job 9423:
==> flow/design.v (excerpt) <==
module ALU_TOP #(parameter width = 16)(
    input [width - 1:0] A,
    input [width - 1:0] B,
    input [3:0] ALU_FUN,
    input clk,rst,
    output  [width - 1:0] Arith_OUT,
    output  Carry_OUT,
    output  Arith_Flag,
    output  [width - 1:0] Logic_OUT,
    output  Logic_Flag,
    output  [width - 1:0] CMP_OUT,
    output  CMP_Flag,
    output  [width - 1:0] Shift_OUT,
    output  Shift_Flag
    );
Size: roughly 2100 cells after synthesis, ~55 flip-flops, roughly 16000 µm² of cells after synthesis.
clock: 57.9 ns
lec_check: 0
cap_margin: 40
cell_pad_in_sites_global_placement: 0
core_margin: 2
core_utilization: 55
cts_cluster_diameter: 273
cts_cluster_size: 100
place_density_lb_addon: 0.14
slew_margin: 20
tns_end_percent: 30
run.sh (not shown) runs the stock make flow with config.mk's settings and CLKGATE_MAP_FILE=.
## Diff of input files: job 8331 against job 9423
# job 9423
export LEC_CHECK = 0
export CAP_MARGIN = 40
export CELL_PAD_IN_SITES_GLOBAL_PLACEMENT = 0
export CORE_MARGIN = 2
export CORE_UTILIZATION = 55
export CTS_CLUSTER_DIAMETER = 273
export CTS_CLUSTER_SIZE = 100
export PLACE_DENSITY_LB_ADDON = 0.14
export SLEW_MARGIN = 20
export TNS_END_PERCENT = 30
create_clock -name core_clock -period 57.9 [get_ports {clk}]
# job 8331
export LEC_CHECK = 0
export CAP_MARGIN = 30
export CELL_PAD_IN_SITES_GLOBAL_PLACEMENT = 0
export CORE_MARGIN = 2
export CORE_UTILIZATION = 68
export SETUP_SLACK_MARGIN = -2.0
export SLEW_MARGIN = 20
export TNS_END_PERCENT = 30
create_clock -name core_clock -period 28.3 [get_ports {clk}]
==> results <==
Job 9423 finished end to end and its layout was clean on timing, DRC and antenna.
As the logs show, job 8331 stopped at global routing after a tool error, so it never reached the end of the flow.
Job 8331 and job 9423 ended up with roughly the same count of H-tree levels built during CTS.
Against job 9423, die size in job 8331 came out better.
There was hardly any difference in area after synthesis between job 9423 and job 8331.
Core box area, job 8331 vs job 9423: down by more than 10%
Side by side, die outline height turned out lower in job 8331 than in job 9423.
Async set-or-reset flop fraction in the synthesized netlist: job 9423 vs job 8331 identical
As far as number of ports placed on the die boundary goes, job 8331 and job 9423 are indistinguishable; the numbers are identical.
The following lists how job 3318 was set up differently from job 8331:
# job 8331
export LEC_CHECK = 0
export CAP_MARGIN = 30
export CELL_PAD_IN_SITES_GLOBAL_PLACEMENT = 0
export CORE_MARGIN = 2
export CORE_UTILIZATION = 68
export SETUP_SLACK_MARGIN = -2.0
export SLEW_MARGIN = 20
export TNS_END_PERCENT = 30
create_clock -name core_clock -period 28.3 [get_ports {clk}]
# job 3318
export LEC_CHECK = 0
export CAP_MARGIN = 20
export CORE_MARGIN = 2
export CORE_UTILIZATION = 68
export HOLD_SLACK_MARGIN = -0.09
export SETUP_SLACK_MARGIN = -1.65
export SLEW_MARGIN = 20
create_clock -name core_clock -period 30.1 [get_ports {clk}]
## What came out
Job 8331 did not finish; a tool error ended it in global routing.
Nothing crashed in job 3318 and all stages finished; the problem is that the final layout failed, the offending checks being negative setup slack.
Job 3318 and job 8331 ended up with nearly the same complex-gate fraction of the synthesized area.
Job 3318 and job 8331 ended up with nearly the same synthesized cell count.
For the post-place instance area, job 3318 came in 1.2% lower than job 8331 did.
The lower quantity of gates resized following cts came out of job 3318.
Job 8331 → job 3318: count of standard-cell rows did not really move, pre-CTS setup slack went up, placed instance count did not really move, routability congestion estimate went down.
### job 3318 -> job 6957
# job 3318
export LEC_CHECK = 0
export CAP_MARGIN = 20
export CORE_MARGIN = 2
export CORE_UTILIZATION = 68
export HOLD_SLACK_MARGIN = -0.09
export SETUP_SLACK_MARGIN = -1.65
export SLEW_MARGIN = 20
create_clock -name core_clock -period 30.1 [get_ports {clk}]
# job 6957
export LEC_CHECK = 0
export CAP_MARGIN = 20
export CORE_MARGIN = 2
export CORE_UTILIZATION = 71
export PLACE_DENSITY = 0.36
export SLEW_MARGIN = 20
create_clock -name core_clock -period 12.0 [get_ports {clk}]
[summary]
Job 6957 never completed, since it errored out during clock tree synthesis.
From job 6957 to job 3318, number of cells in Yosys stat did not move at all.
Job 3318 → job 6957: core area went down about 4%; setup slack at placement went down 14270 ps; mean post-synth cell area held; floorplan die width went down 2.1%.
Compared with job 3318, job 6957 shows a area of the die that is 4.1% lower.
As far as number of register bits inferred by synthesis goes, job 3318 and job 6957 are indistinguishable; the numbers are identical.
As far as parity-gate share of the synthesized area counting xor and xnor cells goes, job 6957 and job 3318 are indistinguishable; the numbers are identical.
Going from job 3318 to job 6957, the final weighted congestion in routability-driven placement was found to have gone up by about 2.2%.
Simple-gate share of the synthesized area came out exactly the same in job 3318 and job 6957.
--- input diff job 6957..job 7421 ---
# job 6957
export LEC_CHECK = 0
export CAP_MARGIN = 20
export CORE_MARGIN = 2
export CORE_UTILIZATION = 71
export PLACE_DENSITY = 0.36
export SLEW_MARGIN = 20
create_clock -name core_clock -period 12.0 [get_ports {clk}]
# job 7421
export LEC_CHECK = 0
export ABC_AREA = 1
export CAP_MARGIN = 20
export CORE_MARGIN = 2
export CORE_UTILIZATION = 72
export PLACE_DENSITY_LB_ADDON = 0.19
export SLEW_MARGIN = 20
create_clock -name core_clock -period 16.8 [get_ports {clk}]
Job 7421 does better than job 6957 on post-detailed-placement half-perimeter wirelength. Job 7421 got as far as clock tree synthesis, where a tool error ended the run. As far as I/O pin count goes, job 6957 and job 7421 are indistinguishable; the numbers are identical. Synthesized area per cell: job 7421 < job 6957. Diff job 6957 -> job 7421 | die width | decrease of about 1%. Measured against job 6957, the cell count in the Yosys report of job 7421 comes out at 1.14 times the reference value.
What job 3399 does differently from job 7421 at the input level:
# job 7421
export LEC_CHECK = 0
export ABC_AREA = 1
export CAP_MARGIN = 20
export CORE_MARGIN = 2
export CORE_UTILIZATION = 72
export PLACE_DENSITY_LB_ADDON = 0.19
export SLEW_MARGIN = 20
create_clock -name core_clock -period 16.8 [get_ports {clk}]
# job 3399
export LEC_CHECK = 0
export ABC_AREA = 1
export CAP_MARGIN = 20
export CORE_MARGIN = 2
export CORE_UTILIZATION = 72
export CTS_CLUSTER_DIAMETER = 27
export CTS_CLUSTER_SIZE = 72
export PLACE_DENSITY = 0.37
export SETUP_SLACK_MARGIN = -0.79
export SLEW_MARGIN = 40
create_clock -name core_clock -period 16.8 [get_ports {clk}]
==> comparison <==
Of job 7421 and job 3399, none finishes clean. Delta (job 3399 minus job 7421): worst setup slack after placement went up 46 ps, global placer's final weighted congestion lost about 1.2%, die size shows no meaningful change. Status: cell area after placement parity (job 7421, job 3399). Synthesized cell count: job 7421 vs job 3399 — no meaningful difference. Job 3399 ends up with lower placed wire-length estimate than job 7421 does.
